Design cordic, start of the top module:
module cordic(
        clk_in,
        reset_n,
        ena,
        phase_in,
        phase_out,
        cos_o,
        sin_o
        );
For scale: about 600 flip-flops, ~67 I/O pins, about 36000 um^2 of cells after synthesis.
Settings: LEC_CHECK=0, CAP_MARGIN=20, CORE_MARGIN=2, CORE_UTILIZATION=66, SLEW_MARGIN=20; clock period 3.48 ns.
run.sh (not shown) runs the stock make flow with config.mk's settings and CLKGATE_MAP_FILE=.
The starting point reached the layout checks and failed them: setup timing.
Rerun with:
--- a/flow/config.mk
+++ b/flow/config.mk
@@ -7,5 +7,6 @@
 export LEC_CHECK = 0
+export ABC_AREA = 1
 export CAP_MARGIN = 20
 export CORE_MARGIN = 2
-export CORE_UTILIZATION = 66
+export CORE_UTILIZATION = 58
 export SLEW_MARGIN = 20
==> flow/constraint.sdc (replaced) <==
create_clock -name core_clock -period 3.84 [get_ports {clk_in}]
set_input_delay 0.7680 -clock core_clock [delete_from_list [all_inputs] [get_ports {clk_in}]]
set_output_delay 0.7680 -clock core_clock [all_outputs]
set_load 0.01 [all_outputs]
After rerunning: Now the flow ran to the end with no violations; area after synthesis rises by 8.5%; cell count rises by 20%; routed wire length barely changes; global-route usage went down by 3.1 points; via count grows by 6.9%; first-iteration DRC count drops by 1.3%.
Rerun with:
--- a/flow/config.mk
+++ b/flow/config.mk
@@ -10,3 +10,3 @@
 export CORE_MARGIN = 2
-export CORE_UTILIZATION = 58
+export CORE_UTILIZATION = 40
 export SLEW_MARGIN = 20
After rerunning:
- The changed run completed without violations
- final area rises by 1.8%
- global-route usage falls by 8.2 points
- area after synthesis is unchanged
- sequential cell count does not change
- critical path depth is unchanged
- maximum frequency hardly moves
- worst hold slack barely changes
- worst setup slack got worse by 7.2 ps
Rerun with:
--- a/flow/config.mk
+++ b/flow/config.mk
@@ -7,6 +7,6 @@
 export LEC_CHECK = 0
-export ABC_AREA = 1
 export CAP_MARGIN = 20
+export CORE_ASPECT_RATIO = 0.96
 export CORE_MARGIN = 2
-export CORE_UTILIZATION = 40
+export CORE_UTILIZATION = 31
 export SLEW_MARGIN = 20
==> flow/constraint.sdc (replaced) <==
create_clock -name core_clock -period 5.0 [get_ports {clk_in}]
set_input_delay 1.0000 -clock core_clock [delete_from_list [all_inputs] [get_ports {clk_in}]]
set_output_delay 1.0000 -clock core_clock [all_outputs]
set_load 0.01 [all_outputs]
Result:
- The changed run ran to the end with no violations
- synthesized area is lower by 7.8%
- synthesized cell count is lower by 26%
- die size is higher by 19%
- via count is lower by 19%
- wire length is lower by 18%


The RTL this note starts from:
==> flow/design.v <==
module cordic(
        clk_in,
        reset_n,
        ena,
        phase_in,
        phase_out,
        cos_o,
        sin_o
        );
  parameter dat_width = 16, pha_width =16, pipeline = 10;
  input clk_in, reset_n, ena;
  input [pha_width-1 : 0] phase_in;
  output [pha_width-1 : 0] phase_out;
  output [dat_width-1 : 0] cos_o, sin_o;
  reg [dat_width-1 : 0] x[pipeline :0];
  reg [dat_width-1 : 0] y[pipeline :0];
  reg [pha_width-1 : 0] z[pipeline :0];
  reg [pha_width-1 : 0] phase_tmp[pipeline :0];
  wire [dat_width-1:0] amp;
  wire [pha_width-1:0] atan [32:0];
  assign amp = 32'd1304065887 >>(32-dat_width);       
  assign atan[0] = 32'd536870912 >>(32-pha_width);    
	assign atan[1] = 32'd316933407 >>(32-pha_width);    
	assign atan[2]	= 32'd167458907 >>(32-pha_width);    
	assign atan[3]= 32'd85004756 >>(32-pha_width);      
	assign atan[4]= 32'd42667331 >>(32-pha_width);      
	assign atan[5]= 32'd21354465 >>(32-pha_width);      
	assign atan[6]= 32'd10679838 >>(32-pha_width);      
	assign atan[7]= 32'd5340245 >>(32-pha_width);       
	assign atan[8]= 32'd2670163 >>(32-pha_width);       
	assign atan[9]= 32'd1335087 >>(32-pha_width);       
	assign atan[10]= 32'd667544 >>(32-pha_width);       
	assign atan[11]= 32'd333772 >>(32-pha_width);       
	assign atan[12]= 32'd166886 >>(32-pha_width);       
	assign atan[13]= 32'd83443 >>(32-pha_width);       
	assign atan[14]= 32'd41722 >>(32-pha_width);       
	assign atan[15]= 32'd20861 >>(32-pha_width);       
	assign atan[16]= 32'd10430 >>(32-pha_width);       
	assign atan[17]= 32'd5215 >>(32-pha_width);       
	assign atan[18]= 32'd2608 >>(32-pha_width);       
	assign atan[19]= 32'd1304 >>(32-pha_width);       
	assign atan[20]= 32'd652 >>(32-pha_width);       
	assign atan[21]= 32'd326 >>(32-pha_width);      
	assign atan[22]= 32'd163 >>(32-pha_width);
	assign atan[23]= 32'd81 >>(32-pha_width);
	assign atan[24]= 32'd41 >>(32-pha_width);
	assign atan[25]= 32'd20 >>(32-pha_width);
	assign atan[26]= 32'd10 >>(32-pha_width);
	assign atan[27]= 32'd5 >>(32-pha_width);
	assign atan[28]= 32'd3 >>(32-pha_width);
	assign atan[29]= 32'd1 >>(32-pha_width);
	assign atan[30]= 32'd1 >>(32-pha_width);
	assign atan[31]= 32'd0 >>(32-pha_width);
	assign atan[32]= 32'd0 >>(32-pha_width);
always @(posedge clk_in )
begin
  if( !reset_n )   
  begin
     x[0] <= 0;
      y[0] <= 0;
      z[0] <= 0;
      phase_tmp[0] <=  0;
  end
  else
  begin
      x[0] <= amp;
      y[0] <= 0;
      z[0] <= { 2'b0, phase_in[pha_width-3 : 0]};
      phase_tmp[0] <=  phase_in;                  
  end    
end
genvar i;
  wire [dat_width-1 : 0] x_tmp[pipeline-1 :0];
  wire [dat_width-1 : 0] y_tmp[pipeline-1 :0];
  wire [pha_width-1 : 0] z_tmp[pipeline-1 :0];
generate for(i=1;i<=pipeline;i=i+1) begin:cordic_core  
  cordic_step #(dat_width,pha_width,i) cordic_step_inst(x[i-1],y[i-1],z[i-1],atan[i-1],x_tmp[i-1],y_tmp[i-1],z_tmp[i-1]);
  always @(posedge clk_in)
  begin
   if(!reset_n)
   begin
      x[i] <= 0;
      y[i] <= 0;
      z[i] <= 0;
      phase_tmp[i]<=0;
   end
   else 
   begin             
      x[i] <= x_tmp[i-1];     
      y[i] <= y_tmp[i-1];     
      z[i] <= z_tmp[i-1]; 
      phase_tmp[i] <= phase_tmp[i-1];      
   end        
  end
end
endgenerate
reg [dat_width-1 : 0] cos_o, sin_o;
reg [pha_width-1 : 0] phase_out;
wire [pha_width-1:0] quad_tmp;
wire [1:0] quad;
assign quad_tmp = phase_tmp[pipeline];
assign quad = quad_tmp[pha_width-1: pha_width-2];
wire [dat_width-1 : 0] x_o_wire, y_o_wire;
wire [dat_width-1 : 0] x_o_wire_tmp, y_o_wire_tmp;
assign x_o_wire_tmp = x[pipeline];
assign y_o_wire_tmp = y[pipeline];
assign x_o_wire = x_o_wire_tmp[dat_width-1] ? {(dat_width){1'b0}} : x[pipeline];
assign y_o_wire = y_o_wire_tmp[dat_width-1] ? {(dat_width){1'b0}} : y[pipeline];
always @(posedge clk_in)
begin
  if( !reset_n)
  begin
    cos_o <= 0;
    sin_o <= 0;
    phase_out <= 0;    
  end
  else    
  begin
    case( quad[1:0] )
      2'b00:begin
            cos_o <= x_o_wire; 
            sin_o <= y_o_wire; 
            end
      2'b01:begin
            cos_o <= ~y_o_wire + 1'b1;
            sin_o <= x_o_wire;
            end
      2'b10:begin
            cos_o <= ~x_o_wire + 1'b1;
            sin_o <= ~y_o_wire + 1'b1;
            end
      2'b11:begin
            cos_o <= y_o_wire;
            sin_o <= ~x_o_wire + 1'b1;
            end
      default:begin
            cos_o <= x_o_wire;
            sin_o <= y_o_wire;
            end
    endcase
    phase_out <= phase_tmp[pipeline];
  end
end
endmodule
module cordic_step(
  dat_a,
  dat_b,
  dat_c,
  dat_pha,
  out_a,
  out_b,
  out_c
  );
  parameter dat_width = 16, pha_width = 16, pipe_index = 3;
  input [dat_width-1:0] dat_a, dat_b;
  input [pha_width-1:0] dat_c;
  input [pha_width-1:0] dat_pha;
  output[dat_width-1:0] out_a, out_b;
  output [pha_width-1:0] out_c;
  wire [dat_width:0] out_a_tmp1, out_a_tmp2, out_a_tmp3, out_b_tmp1, out_b_tmp2, out_b_tmp3;
  wire [pha_width-1:0] out_c_tmp1,out_c_tmp2 ;
  wire [1:0] ov_a,ov_b;
generate
  if(pipe_index == 6'b1 )
  begin
    assign out_a_tmp1 = { dat_a[dat_width-1], dat_a} + { dat_b[dat_width-1], dat_b};
    assign out_b_tmp1 = { dat_b[dat_width-1], dat_b} - { dat_a[dat_width-1], dat_a};
    assign out_c_tmp1 = dat_c + dat_pha;
    assign out_a_tmp2 = { dat_a[dat_width-1], dat_a} - { dat_b[dat_width-1], dat_b};
    assign out_b_tmp2 = { dat_b[dat_width-1], dat_b} + { dat_a[dat_width-1], dat_a};
    assign out_c_tmp2 = dat_c - dat_pha;
  end
  else
  begin
     assign out_a_tmp1 = { dat_a[dat_width-1], dat_a} + { { (pipe_index){dat_b[dat_width-1]} }, dat_b[dat_width-1: (pipe_index-1)] } ;
     assign out_b_tmp1 = { dat_b[dat_width-1], dat_b} - { { (pipe_index){dat_a[dat_width-1]} }, dat_a[dat_width-1: (pipe_index-1)] } ;
     assign out_c_tmp1 = dat_c + dat_pha;
     assign out_a_tmp2 = { dat_a[dat_width-1], dat_a} - { { (pipe_index){dat_b[dat_width-1]} }, dat_b[dat_width-1: (pipe_index-1)] } ;
     assign out_b_tmp2 = { dat_b[dat_width-1], dat_b} + { { (pipe_index){dat_a[dat_width-1]} }, dat_a[dat_width-1: (pipe_index-1)] } ;
     assign out_c_tmp2 = dat_c - dat_pha;
  end
  assign out_a_tmp3 = dat_c[pha_width-1] ? out_a_tmp1 :out_a_tmp2;
  assign out_b_tmp3 = dat_c[pha_width-1] ? out_b_tmp1 :out_b_tmp2;
endgenerate
  assign ov_a = out_a_tmp3[dat_width:dat_width-1];
  assign ov_b = out_b_tmp3[dat_width:dat_width-1];
  assign out_a = ~^ ov_a ? (out_a_tmp3[dat_width-1:0]):(ov_a[1] ? {1'b1, {(dat_width-1){1'b0}} } : {1'b0, {(dat_width-1){1'b1}} } );
  assign out_b = ~^ ov_b ? (out_b_tmp3[dat_width-1:0]):(ov_b[1] ? {1'b1, {(dat_width-1){1'b0}} } : {1'b0, {(dat_width-1){1'b1}} } );
  assign out_c = dat_c[pha_width-1] ? out_c_tmp1 :out_c_tmp2;
endmodule
make LEC_CHECK=0 ABC_AREA=1 CAP_MARGIN=20 CORE_MARGIN=2 CORE_UTILIZATION=72 SETUP_SLACK_MARGIN=0.81 SLEW_MARGIN=20 finish   # period 3.19 ns
The first run failed in 5_1_grt (GRT-0232).
Rerun with:
- CORE_UTILIZATION: 72 -> 57
- SETUP_SLACK_MARGIN: 0.81 -> unset
- clock period: 3.19 -> 3.93 ns (I/O delays scaled with it)
What happened:
- With this change the flow completed without violations
- die area grows by 26%
- synthesized cell count is unchanged
- area after synthesis does not change
Rerun with:
- CORE_UTILIZATION: 57 -> 66
- clock period: 3.93 -> 3.19 ns (I/O delays scaled with it)
=>
- sequential cell count is unchanged
- cell count decreases by about 1%
- worst setup slack loses 0.26 ns
- maximum frequency increases by 16%
Rerun with:
- CORE_ASPECT_RATIO: unset -> 0.83
- CORE_UTILIZATION: 66 -> 40
- MAX_ROUTING_LAYER: unset -> met4
- clock period: 3.19 -> 5.0 ns (I/O delays scaled with it)
Outcome:
- The changed run completed without violations
- synthesized area is unchanged
- global-route usage fell by 10 points
- cell area goes down by 2.5%
- fmax falls by 19%
- routed wire length rises by 3.5%
- clock skew went down by 0.011 ns
- via count came out lower by 4.1%
- critical path depth stays the same
- worst setup slack gets better by 1.1 ns
Rerun with:
- ABC_AREA: 1 -> 0
- CAP_MARGIN: 20 -> 25
- CELL_PAD_IN_SITES_DETAIL_PLACEMENT: unset -> 0
- CORE_ASPECT_RATIO: 0.83 -> 1.59
- CORE_MARGIN: 2 -> 7
- GPL_TIMING_DRIVEN: unset -> 1
- MIN_ROUTING_LAYER: unset -> met2
Outcome: Routed wire length rose by 5.8%; final area shrinks by 6.7%; core utilization grows by 0.76 points; worst setup slack is worse by 0.79 ns.
Rerun with:
- ABC_AREA: 0 -> 1
- CAP_MARGIN: 25 -> 20
- CELL_PAD_IN_SITES_DETAIL_PLACEMENT: 0 -> unset
- CORE_ASPECT_RATIO: 1.59 -> unset
- CORE_MARGIN: 7 -> 2
- CORE_UTILIZATION: 40 -> 72
- GPL_TIMING_DRIVEN: 1 -> unset
- MIN_ROUTING_LAYER: met2 -> unset
- PLACE_DENSITY: unset -> 0.65
- clock period: 5.0 -> 3.26 ns (I/O delays scaled with it)
After rerunning: Wire length drops by 2.5%; global-route usage is higher by 4.2 points; sequential share of layout area drops by 2.2 points; hold slack gets worse by 0.018 ns; setup slack gets worse by 0.28 ns; utilization rises by 36 points; final area rose by 8.4%; via count fell by 10%; area after synthesis came out higher by 8.5%.


// cordic: RTL as listed in full above, without the edits since
==> flow/config.mk <==
export PLATFORM = sky130hd
export DESIGN_NAME = cordic
export DESIGN_NICKNAME = cordic
export VERILOG_FILES = /design/flow/design.v
export SDC_FILE = /design/flow/constraint.sdc
export NUM_CORES = 4
export LEC_CHECK = 0
export ABC_AREA = 0
export CAP_MARGIN = 20
export CELL_PAD_IN_SITES_DETAIL_PLACEMENT = 0
export CORE_MARGIN = 2
export CORE_UTILIZATION = 46
export CTS_CLUSTER_SIZE = 41
export GPL_ROUTABILITY_DRIVEN = 0
export GPL_TIMING_DRIVEN = 0
export MIN_ROUTING_LAYER = met1
export PLACE_DENSITY_LB_ADDON = 0.21
export SETUP_SLACK_MARGIN = 0.75
export SLEW_MARGIN = 10
==> flow/constraint.sdc <==
create_clock -name core_clock -period 3.28 [get_ports {clk_in}]
set_input_delay 0.6560 -clock core_clock [delete_from_list [all_inputs] [get_ports {clk_in}]]
set_output_delay 0.6560 -clock core_clock [all_outputs]
set_load 0.01 [all_outputs]
The starting point produced a layout that fails on negative setup slack.
Next try:
Settings changed: ABC_AREA 0 to 1, CORE_UTILIZATION 46 to 66, CTS_CLUSTER_SIZE 41 to not set, GPL_ROUTABILITY_DRIVEN 0 to not set, GPL_TIMING_DRIVEN 0 to 1, PLACE_DENSITY_LB_ADDON 0.21 to not set, SETUP_SLACK_MARGIN 0.75 to 0.49, SLEW_MARGIN 10 to 20.
What happened: The new run completed with no timing, DRC or antenna violations; non-clock buffer count falls by 357; via count rises by about a fifth; cell area falls by a few percent; wire length rises by a little under a tenth; setup slack improved by 0.62 ns; global-route usage rises by 8.2 points; sequential share of layout area rises by 0.51 points; register-to-register slack improved by 0.62 ns; core utilization rises by 19 points.


RTL: the design.v shown in full above, as it stands there.
export LEC_CHECK = 0
export ABC_AREA = 1
export CAP_MARGIN = 0
export CORE_MARGIN = 2
export CORE_UTILIZATION = 71
export CTS_CLUSTER_DIAMETER = 35
export CTS_CLUSTER_SIZE = 49
export PLACE_DENSITY_LB_ADDON = 0.06
export SETUP_SLACK_MARGIN = 1.1
export SLEW_MARGIN = 20
create_clock -name core_clock -period 3.71 [get_ports {clk_in}]
The first run died in 5_1_grt, error GRT-0232.
==> next run, changes <==
- CAP_MARGIN: 0 -> 20
- CORE_UTILIZATION: 71 -> 40
- CTS_CLUSTER_DIAMETER: 35 -> unset
- CTS_CLUSTER_SIZE: 49 -> unset
- PLACE_DENSITY_LB_ADDON: 0.06 -> unset
- SETUP_SLACK_MARGIN: 1.1 -> -0.1
- clock period: 3.71 -> 3.84 ns (I/O delays scaled with it)
The new run finished clean; synthesized area is unchanged; die size goes up by 76%; synthesized cell count stays the same.
==> next run, changes <==
- CORE_UTILIZATION: 40 -> 66
- CTS_CLUSTER_DIAMETER: unset -> 271
- MAX_ROUTING_LAYER: unset -> met4
- SETUP_SLACK_MARGIN: -0.1 -> unset
- clock period: 3.84 -> 2.61 ns (I/O delays scaled with it)
Effect:
- With this change the flow stopped in 5_1_grt
- synthesized cell count stays the same
- synthesized area does not change
- die size came out lower by 39%
